==> run a <==
## fir_filter
module fir_filter
#(
    parameter NUM_ELEMENTS = 7
)
(
    input clk,
    input rst,
    input [ 7 : 0 ] weight_data,
    input [ 2 : 0 ] weight_idx,
    input weight_valid,
    output weight_ready,
    input [ 7 : 0 ] input_data,
    input input_valid,
    output input_ready,
    output [ 15 : 0 ] output_data,
    input output_ready,
    output output_valid
);
export LEC_CHECK = 0
export CAP_MARGIN = 20
export CORE_ASPECT_RATIO = 1.06
export CORE_MARGIN = 2
export CORE_UTILIZATION = 40
export CTS_CLUSTER_DIAMETER = 393
export CTS_CLUSTER_SIZE = 20
export SLEW_MARGIN = 20
export TNS_END_PERCENT = 5
create_clock -name core_clock -period 13.0 [get_ports {clk}]
run.sh (not shown) runs the stock make flow with config.mk's settings and CLKGATE_MAP_FILE=.
==> run b (differences from run a) <==
==> flow/config.mk (replaced) <==
export PLATFORM = sky130hd
export DESIGN_NAME = fir_filter
export DESIGN_NICKNAME = fir_filter
export VERILOG_FILES = /design/flow/design.v
export SDC_FILE = /design/flow/constraint.sdc
export NUM_CORES = 4
export LEC_CHECK = 0
export CAP_MARGIN = 20
export CORE_MARGIN = 2
export CORE_UTILIZATION = 68
export HOLD_SLACK_MARGIN = -0.09
export SETUP_SLACK_MARGIN = -0.55
export SLEW_MARGIN = 20
export TNS_END_PERCENT = 5
==> flow/constraint.sdc (replaced) <==
create_clock -name core_clock -period 8.32 [get_ports {clk}]
set_input_delay 1.6640 -clock core_clock [delete_from_list [all_inputs] [get_ports {clk}]]
set_output_delay 1.6640 -clock core_clock [all_outputs]
set_load 0.01 [all_outputs]
==> run c (differences from run a) <==
==> flow/config.mk (replaced) <==
export PLATFORM = sky130hd
export DESIGN_NAME = fir_filter
export DESIGN_NICKNAME = fir_filter
export VERILOG_FILES = /design/flow/design.v
export SDC_FILE = /design/flow/constraint.sdc
export NUM_CORES = 4
export LEC_CHECK = 0
export CAP_MARGIN = 20
export CORE_MARGIN = 2
export CORE_UTILIZATION = 71
export CTS_CLUSTER_DIAMETER = 221
export SLEW_MARGIN = 20
==> flow/constraint.sdc (replaced) <==
create_clock -name core_clock -period 10.5 [get_ports {clk}]
set_input_delay 2.1000 -clock core_clock [delete_from_list [all_inputs] [get_ports {clk}]]
set_output_delay 2.1000 -clock core_clock [all_outputs]
set_load 0.01 [all_outputs]
==> run d (differences from run a) <==
==> flow/config.mk (replaced) <==
export PLATFORM = sky130hd
export DESIGN_NAME = fir_filter
export DESIGN_NICKNAME = fir_filter
export VERILOG_FILES = /design/flow/design.v
export SDC_FILE = /design/flow/constraint.sdc
export NUM_CORES = 4
export LEC_CHECK = 0
export CAP_MARGIN = 20
export CORE_ASPECT_RATIO = 0.56
export CORE_MARGIN = 2
export CORE_UTILIZATION = 22
export GPL_TIMING_DRIVEN = 0
export MIN_ROUTING_LAYER = met2
export PLACE_DENSITY_LB_ADDON = 0.05
export SETUP_SLACK_MARGIN = 3.51
export SLEW_MARGIN = 20
==> results.yml <==
# generated from flow reports
run_status:
  status: "timing/DRC/antenna clean"
sta:
  fmax_mhz: 92.8
  period_used_share: 0.829
routing:
  firstDrtPassIters: 5
critical_path:
  rrSetupSlack_ns: 11.68
clock_network:
  cts.repair.resized: 0
power_and_ir_drop:
  intPower_mw: 1.03
  p_sw_frac: 0.416
placement:
  dpl_cell_area_mm2: 0.0198
global_routing:
  grt_max_degree: 44
hold_path:
  hold_end: "values[4][1]"
die:
  dieHeight_um: 227
The numbers above come from run a.

==> results.yml <==
# generated from flow reports
run_status:
  status: "finished with violations"
  so_faults: "setup timing"
sta:
  fmax_mhz: 108
  setup_slack_ns: -0.951
  setup_violations: 12
global_routing:
  grt_max_degree: 71
hold_path:
  hold_end: "values[4][0]"
die:
  dieHeight_um: 170
routing:
  firstDrtPassIters: 6
placement:
  dpl_cell_area_mm2: 0.0208
The numbers above come from run b.

==> results.yml <==
# generated from flow reports
die:
  dieHeight_um: 222
routing:
  firstDrtPassIters: 5
sta:
  period_used_share: 0.802
  fmax_mhz: 95.9
power_and_ir_drop:
  p_sw_frac: 0.477
  intPower_mw: 1.21
critical_path:
  rrSetupSlack_ns: 11.75
clock_network:
  cts.repair.resized: 165
run_status:
  status: "timing/DRC/antenna clean"
hold_path:
  hold_end: "values[6][7]"
placement:
  dpl_cell_area_mm2: 0.0205
global_routing:
  grt_max_degree: 25
The numbers above come from run d.

==> results.yml <==
# generated from flow reports
clock_network:
  cts.repair.resized: 0
  numCtsBuffers: 9
critical_path:
  rrSetupSlack_ns: 9.52
sta:
  fmax_mhz: 97.5
  hold_violations: 0
layout:
  flop_area_mm2: 0.00273
placement:
  dpl_cell_area_mm2: 0.0194
global_routing:
  grt_max_degree: 71
  grt_use_total: 0.352
power_and_ir_drop:
  intPower_mw: 1.30
run_status:
  status: "timing/DRC/antenna clean"
routing:
  firstDrtPassIters: 5
The numbers above come from run c.


* * *

==> trial 34: inputs <==
==> flow/design.v <==
`timescale 1ns / 1ps
module fir_filter
#(
    parameter NUM_ELEMENTS = 7
)
(
    input clk,
    input rst,
    input [ 7 : 0 ] weight_data,
    input [ 2 : 0 ] weight_idx,
    input weight_valid,
    output weight_ready,
    input [ 7 : 0 ] input_data,
    input input_valid,
    output input_ready,
    output [ 15 : 0 ] output_data,
    input output_ready,
    output output_valid
);
    assign weight_ready = 1;
    assign input_ready = 1;
    assign output_valid = 1;
    reg [7:0] weights [NUM_ELEMENTS-1:0];
    reg [7:0] values [NUM_ELEMENTS-1:0];
    integer i;
    always@(posedge clk)begin
        if (rst)begin
            for (i = 0; i< NUM_ELEMENTS; i = i+1)
                weights[i] = 0;
        end else if (weight_valid)
            weights[weight_idx] = weight_data;
        for (i = NUM_ELEMENTS-1; i> 0; i=i-1)begin
            values[i] <= rst?0:values[i-1];
        end
        values[0] <= rst?0:input_data;
    end
    wire [15:0] intermediate_sums [NUM_ELEMENTS-1:0];
    assign output_data = intermediate_sums[NUM_ELEMENTS-1];  
    generate
        genvar j;
        for (j = 0; j<NUM_ELEMENTS; j=j+1)begin:summation
            assign intermediate_sums[j] = (j?intermediate_sums[j-1]:0) + values[j]*weights[j];
        end
    endgenerate
endmodule
==> flow/run.sh <==
#!/bin/bash
# the make line also repeats each setting of config.mk as NAME=value (left out here)
make -C /OpenROAD-flow-scripts/flow DESIGN_CONFIG=/design/flow/config.mk WORK_HOME=/design/flow/orfs CLKGATE_MAP_FILE= finish
==> flow/config.mk <==
export PLATFORM = sky130hd
export DESIGN_NAME = fir_filter
export DESIGN_NICKNAME = fir_filter
export VERILOG_FILES = /design/flow/design.v
export SDC_FILE = /design/flow/constraint.sdc
export NUM_CORES = 4
export LEC_CHECK = 0
export ABC_AREA = 1
export CAP_MARGIN = 5
export CELL_PAD_IN_SITES_GLOBAL_PLACEMENT = 1
export CORE_ASPECT_RATIO = 0.69
export CORE_MARGIN = 7
export CORE_UTILIZATION = 39
export CTS_CLUSTER_DIAMETER = 50
export CTS_CLUSTER_SIZE = 77
export GPL_ROUTABILITY_DRIVEN = 0
export GPL_TIMING_DRIVEN = 1
export MAX_ROUTING_LAYER = met4
export MIN_ROUTING_LAYER = met2
export PLACE_DENSITY_LB_ADDON = 0.13
export SETUP_SLACK_MARGIN = -1.32
export SLEW_MARGIN = 20
export TNS_END_PERCENT = 10
==> flow/constraint.sdc <==
create_clock -name core_clock -period 20.3 [get_ports {clk}]
set_input_delay 4.0600 -clock core_clock [delete_from_list [all_inputs] [get_ports {clk}]]
set_output_delay 4.0600 -clock core_clock [all_outputs]
set_load 0.01 [all_outputs]
==> build 16 (differences from trial 34) <==
- ABC_AREA: 1 -> unset
- CAP_MARGIN: 5 -> 20
- CELL_PAD_IN_SITES_GLOBAL_PLACEMENT: 1 -> unset
- CORE_ASPECT_RATIO: 0.69 -> unset
- CORE_MARGIN: 7 -> 2
- CORE_UTILIZATION: 39 -> 59
- CTS_CLUSTER_DIAMETER: 50 -> unset
- CTS_CLUSTER_SIZE: 77 -> unset
- GPL_ROUTABILITY_DRIVEN: 0 -> unset
- GPL_TIMING_DRIVEN: 1 -> unset
- MAX_ROUTING_LAYER: met4 -> unset
- MIN_ROUTING_LAYER: met2 -> unset
- PLACE_DENSITY_LB_ADDON: 0.13 -> unset
- SETUP_SLACK_MARGIN: -1.32 -> 2.29
- TNS_END_PERCENT: 10 -> unset
==> flow/constraint.sdc (replaced) <==
create_clock -name core_clock -period 7.94 [get_ports {clk}]
set_input_delay 1.5880 -clock core_clock [delete_from_list [all_inputs] [get_ports {clk}]]
set_output_delay 1.5880 -clock core_clock [all_outputs]
set_load 0.01 [all_outputs]
==> build 9 (differences from trial 34) <==
- ABC_AREA: 1 -> unset
- CAP_MARGIN: 5 -> 20
- CELL_PAD_IN_SITES_GLOBAL_PLACEMENT: 1 -> unset
- CORE_ASPECT_RATIO: 0.69 -> unset
- CORE_MARGIN: 7 -> 2
- CORE_UTILIZATION: 39 -> 68
- CTS_CLUSTER_DIAMETER: 50 -> 40
- CTS_CLUSTER_SIZE: 77 -> unset
- GPL_ROUTABILITY_DRIVEN: 0 -> unset
- GPL_TIMING_DRIVEN: 1 -> unset
- MIN_ROUTING_LAYER: met2 -> unset
- PLACE_DENSITY_LB_ADDON: 0.13 -> unset
- SETUP_SLACK_MARGIN: -1.32 -> 1.21
- TNS_END_PERCENT: 10 -> unset
==> flow/constraint.sdc (replaced) <==
create_clock -name core_clock -period 8.44 [get_ports {clk}]
set_input_delay 1.6880 -clock core_clock [delete_from_list [all_inputs] [get_ports {clk}]]
set_output_delay 1.6880 -clock core_clock [all_outputs]
set_load 0.01 [all_outputs]
==> results <==
Build 9 completed and failed the layout checks on setup timing. Trial 34 completed without violations. Build 16 completed and failed the layout checks on setup timing.
The highest sequential share of layout area belongs to trial 34, the lowest to build 16.
The highest global-route usage belongs to build 9, the lowest to trial 34.
Against trial 34, the register-to-register slack of build 16 is worse by 12000 ps.
Between build 9 and build 16, the lower sequential power is in build 9 (gap 5.6%, measured against build 16).
No activity file was given, so power comes from the tool's default toggle rates.
